==> juniper: inputs <==
==> flow/design.v <==
module b8Xb8_s16( 
  input clk,
  input rst_n, 
  input [7:0] in1_0  ,
  input [7:0] in1_1  ,
  input [7:0] in1_2  ,
  input [7:0] in1_3  ,
  input [7:0] in1_4  ,
  input [7:0] in1_5  ,
  input [7:0] in1_6  ,
  input [7:0] in1_7  ,
  input [7:0] in1_8  ,
  input [7:0] in1_9  ,
  input [7:0] in1_10 ,
  input [7:0] in1_11 ,
  input [7:0] in1_12 ,
  input [7:0] in1_13 ,
  input [7:0] in1_14 ,
  input [7:0] in1_15 ,
  input [7:0] in2_0  ,
  input [7:0] in2_1  ,
  input [7:0] in2_2  ,
  input [7:0] in2_3  ,
  input [7:0] in2_4  ,
  input [7:0] in2_5  ,
  input [7:0] in2_6  ,
  input [7:0] in2_7  ,
  input [7:0] in2_8  ,
  input [7:0] in2_9  ,
  input [7:0] in2_10 ,
  input [7:0] in2_11 ,
  input [7:0] in2_12 ,
  input [7:0] in2_13 ,
  input [7:0] in2_14 ,
  input [7:0] in2_15 ,
  output [11:0] out
  );
  reg [19:0] psum;
  reg [15:0] prod_0  ;
  reg [15:0] prod_1  ;
  reg [15:0] prod_2  ;
  reg [15:0] prod_3  ;
  reg [15:0] prod_4  ;
  reg [15:0] prod_5  ;
  reg [15:0] prod_6  ;
  reg [15:0] prod_7  ;
  reg [15:0] prod_8  ;
  reg [15:0] prod_9  ;
  reg [15:0] prod_10 ;
  reg [15:0] prod_11 ;
  reg [15:0] prod_12 ;
  reg [15:0] prod_13 ;
  reg [15:0] prod_14 ;
  reg [15:0] prod_15 ;
  always @(negedge rst_n or posedge clk) begin
    if (rst_n == 1'b0) begin
      prod_0  <= 16'b0;
      prod_1  <= 16'b0;
      prod_2  <= 16'b0;
      prod_3  <= 16'b0;
      prod_4  <= 16'b0;
      prod_5  <= 16'b0;
      prod_6  <= 16'b0;
      prod_7  <= 16'b0;
      prod_8  <= 16'b0;
      prod_9  <= 16'b0;
      prod_10 <= 16'b0;
      prod_11 <= 16'b0;
      prod_12 <= 16'b0;
      prod_13 <= 16'b0;
      prod_14 <= 16'b0;
      prod_15 <= 16'b0;
      psum <= 20'b0;
    end else begin
      prod_0  <= in1_0  * in2_0  ;
      prod_1  <= in1_1  * in2_1  ;
      prod_2  <= in1_2  * in2_2  ;
      prod_3  <= in1_3  * in2_3  ;
      prod_4  <= in1_4  * in2_4  ;
      prod_5  <= in1_5  * in2_5  ;
      prod_6  <= in1_6  * in2_6  ;
      prod_7  <= in1_7  * in2_7  ;
      prod_8  <= in1_8  * in2_8  ;
      prod_9  <= in1_9  * in2_9  ;
      prod_10 <= in1_10 * in2_10 ;
      prod_11 <= in1_11 * in2_11 ;
      prod_12 <= in1_12 * in2_12 ;
      prod_13 <= in1_13 * in2_13 ;
      prod_14 <= in1_14 * in2_14 ;
      prod_15 <= in1_15 * in2_15 ;
      psum <= prod_0  + prod_1  + prod_2  + prod_3
           + prod_4  + prod_5  + prod_6  + prod_7
           + prod_8  + prod_9  + prod_10 + prod_11
           + prod_12 + prod_13 + prod_14 + prod_15;
    end
  end
  assign out = psum[19:9];
endmodule
==> flow/run.sh <==
#!/bin/bash
# the make line also repeats each setting of config.mk as NAME=value (left out here)
make -C /OpenROAD-flow-scripts/flow DESIGN_CONFIG=/design/flow/config.mk WORK_HOME=/design/flow/orfs CLKGATE_MAP_FILE= finish
==> flow/config.mk <==
export PLATFORM = sky130hd
export DESIGN_NAME = b8Xb8_s16
export DESIGN_NICKNAME = b8Xb8_s16
export VERILOG_FILES = /design/flow/design.v
export SDC_FILE = /design/flow/constraint.sdc
export NUM_CORES = 4
export LEC_CHECK = 0
export ABC_AREA = 1
export CAP_MARGIN = 40
export CELL_PAD_IN_SITES_GLOBAL_PLACEMENT = 2
export CORE_MARGIN = 2
export CORE_UTILIZATION = 40
export CTS_CLUSTER_SIZE = 68
export GPL_TIMING_DRIVEN = 0
export HOLD_SLACK_MARGIN = 0.02
export SLEW_MARGIN = 25
==> flow/constraint.sdc <==
create_clock -name core_clock -period 7.5 [get_ports {clk}]
set_input_delay 1.5000 -clock core_clock [delete_from_list [all_inputs] [get_ports {clk}]]
set_output_delay 1.5000 -clock core_clock [all_outputs]
set_load 0.01 [all_outputs]
==> willow (differences from juniper) <==
ABC_AREA = unset   (was 1)
CAP_MARGIN = 5   (was 40)
CELL_PAD_IN_SITES_GLOBAL_PLACEMENT = unset   (was 2)
CORE_UTILIZATION = 72   (was 40)
CTS_CLUSTER_SIZE = unset   (was 68)
GPL_TIMING_DRIVEN = unset   (was 0)
HOLD_SLACK_MARGIN = unset   (was 0.02)
SETUP_SLACK_MARGIN = 1.51   (was unset)
SLEW_MARGIN = 20   (was 25)
==> flow/constraint.sdc (replaced) <==
create_clock -name core_clock -period 5.22 [get_ports {clk}]
set_input_delay 1.0440 -clock core_clock [delete_from_list [all_inputs] [get_ports {clk}]]
set_output_delay 1.0440 -clock core_clock [all_outputs]
set_load 0.01 [all_outputs]
==> cedar (differences from juniper) <==
ABC_AREA = unset   (was 1)
CAP_MARGIN = 20   (was 40)
CELL_PAD_IN_SITES_GLOBAL_PLACEMENT = unset   (was 2)
CORE_UTILIZATION = 65   (was 40)
CTS_CLUSTER_SIZE = unset   (was 68)
GPL_TIMING_DRIVEN = unset   (was 0)
HOLD_SLACK_MARGIN = unset   (was 0.02)
MAX_ROUTING_LAYER = met4   (was unset)
SLEW_MARGIN = 20   (was 25)
==> flow/constraint.sdc (replaced) <==
create_clock -name core_clock -period 4.84 [get_ports {clk}]
set_input_delay 0.9680 -clock core_clock [delete_from_list [all_inputs] [get_ports {clk}]]
set_output_delay 0.9680 -clock core_clock [all_outputs]
set_load 0.01 [all_outputs]
==> qor summary <==
metric	juniper	cedar	willow
HPWL reported at the end of detailed placement	109 mm	96.5 mm	102 mm
DR WL met3	3.59 mm	5.29 mm	24.8 mm
Post-layout period usage	0.693	1.12	1.30
Multi-input combinational cell count	3,505	3,301	3,301
Post-synthesis area per instance	8.26 µm²	9.64 µm²	9.64 µm²
Final setup fails	0	11	11
1st-pass router iterations	5	6	10
Routing usage on met2	0.362	0.563	0.742
Outcome	timing/DRC/antenna clean	failed layout checks	failed layout checks
Violated checks	-	negative setup slack	negative setup slack
Max Clock Skew	0.0173 ns	0.0189 ns	0.0220 ns
Post-route standard cell area excluding fillers	50,700 µm²	55,500 µm²	57,800 µm²
Crit. Startpoint	in1_15[5]	prod_6[6]	prod_14[3]
Final Routed Wirelength	124 mm	112 mm	179 mm
Chip Area, Yosys	47,400 µm²	45,200 µm²	45,200 µm²
Register area	6680 µm²	6680 µm²	6680 µm²
Worst Max-Slew Pin Slew	0.633 ns	0.979 ns	1.31 ns
Critical path buffer and inverter count	4	3	5
Number of inserted filler cells in the final layout	12,200	4,553	1,976
Non-filler cells, final	7,355	6,599	6,431
Height of the die	348 µm	268 µm	254 µm
Crit-path max cell delay	0.54 ns	0.56 ns	0.87 ns
Clock latency reported for the late side of the worst-skew pair	0.55 ns	0.58 ns	0.60 ns

========
==> maple <==
// b8Xb8_s16: RTL as listed in full above, without the edits since
Settings: LEC_CHECK=0, CAP_MARGIN=20, CORE_MARGIN=2, CORE_UTILIZATION=72, MAX_ROUTING_LAYER=met4, PLACE_DENSITY=0.72, SETUP_SLACK_MARGIN=-0.31, SLEW_MARGIN=20; clock period 4.84 ns.
run.sh (not shown) runs the stock make flow with config.mk's settings and CLKGATE_MAP_FILE=.
==> zinc (differences from maple) <==
Settings changed: CTS_CLUSTER_SIZE set to 23, MAX_ROUTING_LAYER met4 to not set, PLACE_DENSITY 0.72 to not set, PLACE_DENSITY_LB_ADDON set to 0.26, SETUP_SLACK_MARGIN -0.31 to -0.28.
==> flow/constraint.sdc (replaced) <==
create_clock -name core_clock -period 3.68 [get_ports {clk}]
set_input_delay 0.7360 -clock core_clock [delete_from_list [all_inputs] [get_ports {clk}]]
set_output_delay 0.7360 -clock core_clock [all_outputs]
set_load 0.01 [all_outputs]
==> reports/qor.yml <==
placed_design:
  post-place-cells: 6594
  detailed_place_hpwl_mm: 126
run_status:
  lastStage: "global routing"
  error_line: "[ERROR GRT-0116] Global routing finished with congestion. Check the congestion regions in the DRC Viewer."
  status: "did not finish"
clock_network:
  cts_resized: 1712
the above is filed under zinc

==> reports/qor.yml <==
run_status:
  status: "failed layout checks"
  so.violations: "setup timing"
timing:
  setup_viol: 17
  setup_ws_ns: -0.704
the above is filed under maple


========
==> run a: inputs <==
// b8Xb8_s16: RTL as listed in full above, without the edits since
==> flow/config.mk <==
export PLATFORM = sky130hd
export DESIGN_NAME = b8Xb8_s16
export DESIGN_NICKNAME = b8Xb8_s16
export VERILOG_FILES = /design/flow/design.v
export SDC_FILE = /design/flow/constraint.sdc
export NUM_CORES = 4
export LEC_CHECK = 0
export ABC_AREA = 0
export CAP_MARGIN = 15
export CELL_PAD_IN_SITES_DETAIL_PLACEMENT = 0
export CELL_PAD_IN_SITES_GLOBAL_PLACEMENT = 0
export CORE_MARGIN = 2
export CORE_UTILIZATION = 69
export CTS_CLUSTER_SIZE = 47
export GPL_TIMING_DRIVEN = 1
export HOLD_SLACK_MARGIN = -0.09
export MAX_ROUTING_LAYER = met5
export SETUP_SLACK_MARGIN = 1.0
export SLEW_MARGIN = 20
==> flow/constraint.sdc <==
create_clock -name core_clock -period 5.19 [get_ports {clk}]
set_input_delay 1.0380 -clock core_clock [delete_from_list [all_inputs] [get_ports {clk}]]
set_output_delay 1.0380 -clock core_clock [all_outputs]
set_load 0.01 [all_outputs]
==> run b (differences from run a) <==
Settings changed: ABC_AREA 0 to not set, CELL_PAD_IN_SITES_DETAIL_PLACEMENT 0 to not set, CELL_PAD_IN_SITES_GLOBAL_PLACEMENT 0 to not set, CORE_UTILIZATION 69 to 70, CTS_CLUSTER_SIZE 47 to 40, GPL_TIMING_DRIVEN 1 to not set, HOLD_SLACK_MARGIN -0.09 to not set, MAX_ROUTING_LAYER met5 to not set, SETUP_SLACK_MARGIN 1.0 to 1.25.
==> flow/constraint.sdc (replaced) <==
create_clock -name core_clock -period 4.38 [get_ports {clk}]
set_input_delay 0.8760 -clock core_clock [delete_from_list [all_inputs] [get_ports {clk}]]
set_output_delay 0.8760 -clock core_clock [all_outputs]
set_load 0.01 [all_outputs]
==> run c (differences from run a) <==
Settings changed: ABC_AREA 0 to not set, CAP_MARGIN 15 to 20, CELL_PAD_IN_SITES_DETAIL_PLACEMENT 0 to not set, CELL_PAD_IN_SITES_GLOBAL_PLACEMENT 0 to not set, CORE_UTILIZATION 69 to 72, CTS_CLUSTER_SIZE 47 to 54, GPL_TIMING_DRIVEN 1 to not set, HOLD_SLACK_MARGIN -0.09 to not set, MAX_ROUTING_LAYER met5 to not set, PLACE_DENSITY set to 0.65, SETUP_SLACK_MARGIN 1.0 to 1.34.
==> flow/constraint.sdc (replaced) <==
create_clock -name core_clock -period 5.28 [get_ports {clk}]
set_input_delay 1.0560 -clock core_clock [delete_from_list [all_inputs] [get_ports {clk}]]
set_output_delay 1.0560 -clock core_clock [all_outputs]
set_load 0.01 [all_outputs]
==> results <==
quantity	run c	run a	run b
Clock transition at the register clock pins on the worst setup and hold paths after CTS	70 ps	70 ps	-
Multi-input logic area	37,700 um2	37,200 um2	-
Status	finished with violations	finished with violations	did not finish
Failing step	-	-	global routing (5_1_grt)
Layout check failures	negative setup slack	negative setup slack	-
Number of vias in the routed layout	40,800	35,700	-
Chip width	254 um	260 um	258 um
Worst setup timing slack at the placement stage	-231 ps	-264 ps	-981 ps
Crit path launch type	flop	flop	-
Total count of hold-check failures in the final report	0	0	-
Destination of the worst register-to-register timing path	psum[15]$_DFF_PN0_	psum[19]$_DFF_PN0_	-
Area of the die	64,700 um2	67,500 um2	66,600 um2
Layout multi-input combinational cell count	3,301	3,301	-
Antenna violation net count after detailed routing	0	0	-

========
==> inputs of run E <==
// b8Xb8_s16: RTL as listed in full above, without the edits since
==> flow/config.mk <==
export PLATFORM = sky130hd
export DESIGN_NAME = b8Xb8_s16
export DESIGN_NICKNAME = b8Xb8_s16
export VERILOG_FILES = /design/flow/design.v
export SDC_FILE = /design/flow/constraint.sdc
export NUM_CORES = 4
export LEC_CHECK = 0
export CAP_MARGIN = 20
export CORE_MARGIN = 2
export CORE_UTILIZATION = 58
export SETUP_SLACK_MARGIN = 1.43
export SLEW_MARGIN = 20
==> flow/constraint.sdc <==
create_clock -name core_clock -period 5.22 [get_ports {clk}]
set_input_delay 1.0440 -clock core_clock [delete_from_list [all_inputs] [get_ports {clk}]]
set_output_delay 1.0440 -clock core_clock [all_outputs]
set_load 0.01 [all_outputs]
==> run Y: changes against run E <==
Settings changed: CORE_UTILIZATION 58 to 70, CTS_CLUSTER_SIZE set to 40, SETUP_SLACK_MARGIN 1.43 to not set.
==> flow/constraint.sdc (replaced) <==
create_clock -name core_clock -period 5.2 [get_ports {clk}]
set_input_delay 1.0400 -clock core_clock [delete_from_list [all_inputs] [get_ports {clk}]]
set_output_delay 1.0400 -clock core_clock [all_outputs]
set_load 0.01 [all_outputs]
==> run D: changes against run E <==
Settings changed: CORE_UTILIZATION 58 to 72, CTS_CLUSTER_SIZE set to 35, PLACE_DENSITY_LB_ADDON set to 0.26, SETUP_SLACK_MARGIN 1.43 to not set.
==> flow/constraint.sdc (replaced) <==
create_clock -name core_clock -period 3.69 [get_ports {clk}]
set_input_delay 0.7380 -clock core_clock [delete_from_list [all_inputs] [get_ports {clk}]]
set_output_delay 0.7380 -clock core_clock [all_outputs]
set_load 0.01 [all_outputs]
==> run H: changes against run E <==
Settings changed: CORE_UTILIZATION 58 to 40, CTS_CLUSTER_SIZE set to 68, GPL_TIMING_DRIVEN set to 0, HOLD_SLACK_MARGIN set to 0.28, SETUP_SLACK_MARGIN 1.43 to not set.
==> flow/constraint.sdc (replaced) <==
create_clock -name core_clock -period 7.5 [get_ports {clk}]
set_input_delay 1.5000 -clock core_clock [delete_from_list [all_inputs] [get_ports {clk}]]
set_output_delay 1.5000 -clock core_clock [all_outputs]
set_load 0.01 [all_outputs]
==> comparison <==
Run H produced a clean layout. Run D did not get past clock tree synthesis (4_1_cts) with DPL-0033. Run Y finished with setup timing left. Run E finished with setup timing left. First-iteration DRC count: run H is lower than run Y (38%). In area after synthesis, run H and run E do not differ. Register-to-register slack, highest first: run H, run E, run Y.
==> figures <==
| item | run D | run H | run E | run Y |
|---|---|---|---|---|
| Met2 track demand over resource | - | 0.344 | 0.528 | 0.626 |
| Register-to-register setup slack | - | 1830 ps | -150 ps | -190 ps |
| Antenna violations before repair | - | 8 | 3 | 7 |
| Total of hold buffers inserted after clock tree synthesis | - | 0 | 0 | 0 |
| Critical Path End Type | - | flop | flop | flop |
| CP Max Fanout | - | 8 | 4 | 4 |
| Final design utilization | - | 0.453 | 0.750 | 0.839 |
| Outcome | aborted with a tool error | timing/DRC/antenna clean | complete, but fails checks | complete, but fails checks |
| Last stage reached | clock tree synthesis (4_1_cts) | - | - | - |
| Reasons for failing layout checks | - | - | setup timing | setup timing |

========
==> 03-01: inputs <==
// b8Xb8_s16: RTL as listed in full above, without the edits since
clock: 5.74 ns
lec_check: 0
cap_margin: 20
core_margin: 2
core_utilization: 17
slew_margin: 20
==> inputs of 01-11, as changes to 03-01 <==
--- a/flow/config.mk
+++ b/flow/config.mk
@@ -5,7 +5,8 @@
 export SDC_FILE = /design/flow/constraint.sdc
 export NUM_CORES = 4
 export LEC_CHECK = 0
-export CAP_MARGIN = 20
+export CAP_MARGIN = 5
 export CORE_MARGIN = 2
-export CORE_UTILIZATION = 17
+export CORE_UTILIZATION = 67
+export SETUP_SLACK_MARGIN = -0.03
 export SLEW_MARGIN = 20
==> flow/constraint.sdc (replaced) <==
create_clock -name core_clock -period 5.22 [get_ports {clk}]
set_input_delay 1.0440 -clock core_clock [delete_from_list [all_inputs] [get_ports {clk}]]
set_output_delay 1.0440 -clock core_clock [all_outputs]
set_load 0.01 [all_outputs]
==> inputs of 03-15, as changes to 03-01 <==
--- a/flow/config.mk
+++ b/flow/config.mk
@@ -7,5 +7,6 @@
 export LEC_CHECK = 0
 export CAP_MARGIN = 20
 export CORE_MARGIN = 2
-export CORE_UTILIZATION = 17
+export CORE_UTILIZATION = 66
+export SETUP_SLACK_MARGIN = 1.34
 export SLEW_MARGIN = 20
==> flow/constraint.sdc (replaced) <==
create_clock -name core_clock -period 5.28 [get_ports {clk}]
set_input_delay 1.0560 -clock core_clock [delete_from_list [all_inputs] [get_ports {clk}]]
set_output_delay 1.0560 -clock core_clock [all_outputs]
set_load 0.01 [all_outputs]
==> inputs of 12-06, as changes to 03-01 <==
==> flow/config.mk (replaced) <==
export PLATFORM = sky130hd
export DESIGN_NAME = b8Xb8_s16
export DESIGN_NICKNAME = b8Xb8_s16
export VERILOG_FILES = /design/flow/design.v
export SDC_FILE = /design/flow/constraint.sdc
export NUM_CORES = 4
export LEC_CHECK = 0
export CAP_MARGIN = 35
export CELL_PAD_IN_SITES_GLOBAL_PLACEMENT = 3
export CORE_ASPECT_RATIO = 1.42
export CORE_MARGIN = 8
export CORE_UTILIZATION = 34
export GPL_TIMING_DRIVEN = 1
export HOLD_SLACK_MARGIN = 0.28
export SETUP_SLACK_MARGIN = 0.55
export SLEW_MARGIN = 20
==> flow/constraint.sdc (replaced) <==
create_clock -name core_clock -period 6.53 [get_ports {clk}]
set_input_delay 1.3060 -clock core_clock [delete_from_list [all_inputs] [get_ports {clk}]]
set_output_delay 1.3060 -clock core_clock [all_outputs]
set_load 0.01 [all_outputs]
==> qor summary <==
| item | 03-01 | 12-06 | 01-11 | 03-15 |
|---|---|---|---|---|
| Outcome | timing/DRC/antenna clean | timing/DRC/antenna clean | failed layout checks | failed layout checks |
| Reasons for failing layout checks | - | - | negative setup slack | negative setup slack |
| Share of the core filled by cells before placement | 0.171 | 0.342 | 0.675 | 0.670 |
| Instance count after placement with tap cells included | 8626 | 6762 | 6322 | 6241 |
| Worst Path Max Fanout | 3 | 3 | 2 | 2 |
| All-layer global routing usage | 0.102 | 0.189 | 0.334 | 0.335 |
| H-tree levels | 2 | 1 | 1 | 1 |
| Share of the final layout cell area in multi-input gates | 0.626 | 0.665 | 0.640 | 0.657 |
| Maximum cell stage delay along the critical path | 0.57 ns | 0.61 ns | 0.58 ns | 0.62 ns |
| Routing usage on met3 | 0.0169 | 0.0148 | 0.0302 | 0.0361 |
| Antenna fix cells | 22 | 1 | 0 | 2 |
| Buffers, non-clock | 412 | 310 | 771 | 781 |
| Critical Path AT | 6.11 ns | 6.22 ns | 5.76 ns | 5.94 ns |
| Number of rows created at floorplan | 189 | 159 | 95 | 95 |
| Data required time of the critical path | 6.26 ns | 7.00 ns | 5.69 ns | 5.77 ns |
| Global-route wire length before repair | 212 mm | 214 mm | 185 mm | 189 mm |
| Unrepaired setup endpoints after global routing | yes | no | yes | yes |
| Worst path buffer plus inverter count | 5 | 4 | 5 | 3 |
| Area used by multi-input combinational logic | 34300 µm² | 34300 µm² | 34400 µm² | 37600 µm² |
| Filler instances | 28800 | 13600 | 4536 | 3882 |
| Total setup buffers inserted after CTS | 0 | 0 | 1 | 41 |
| Total vias in the final route | 32300 | 31200 | 34200 | 34900 |
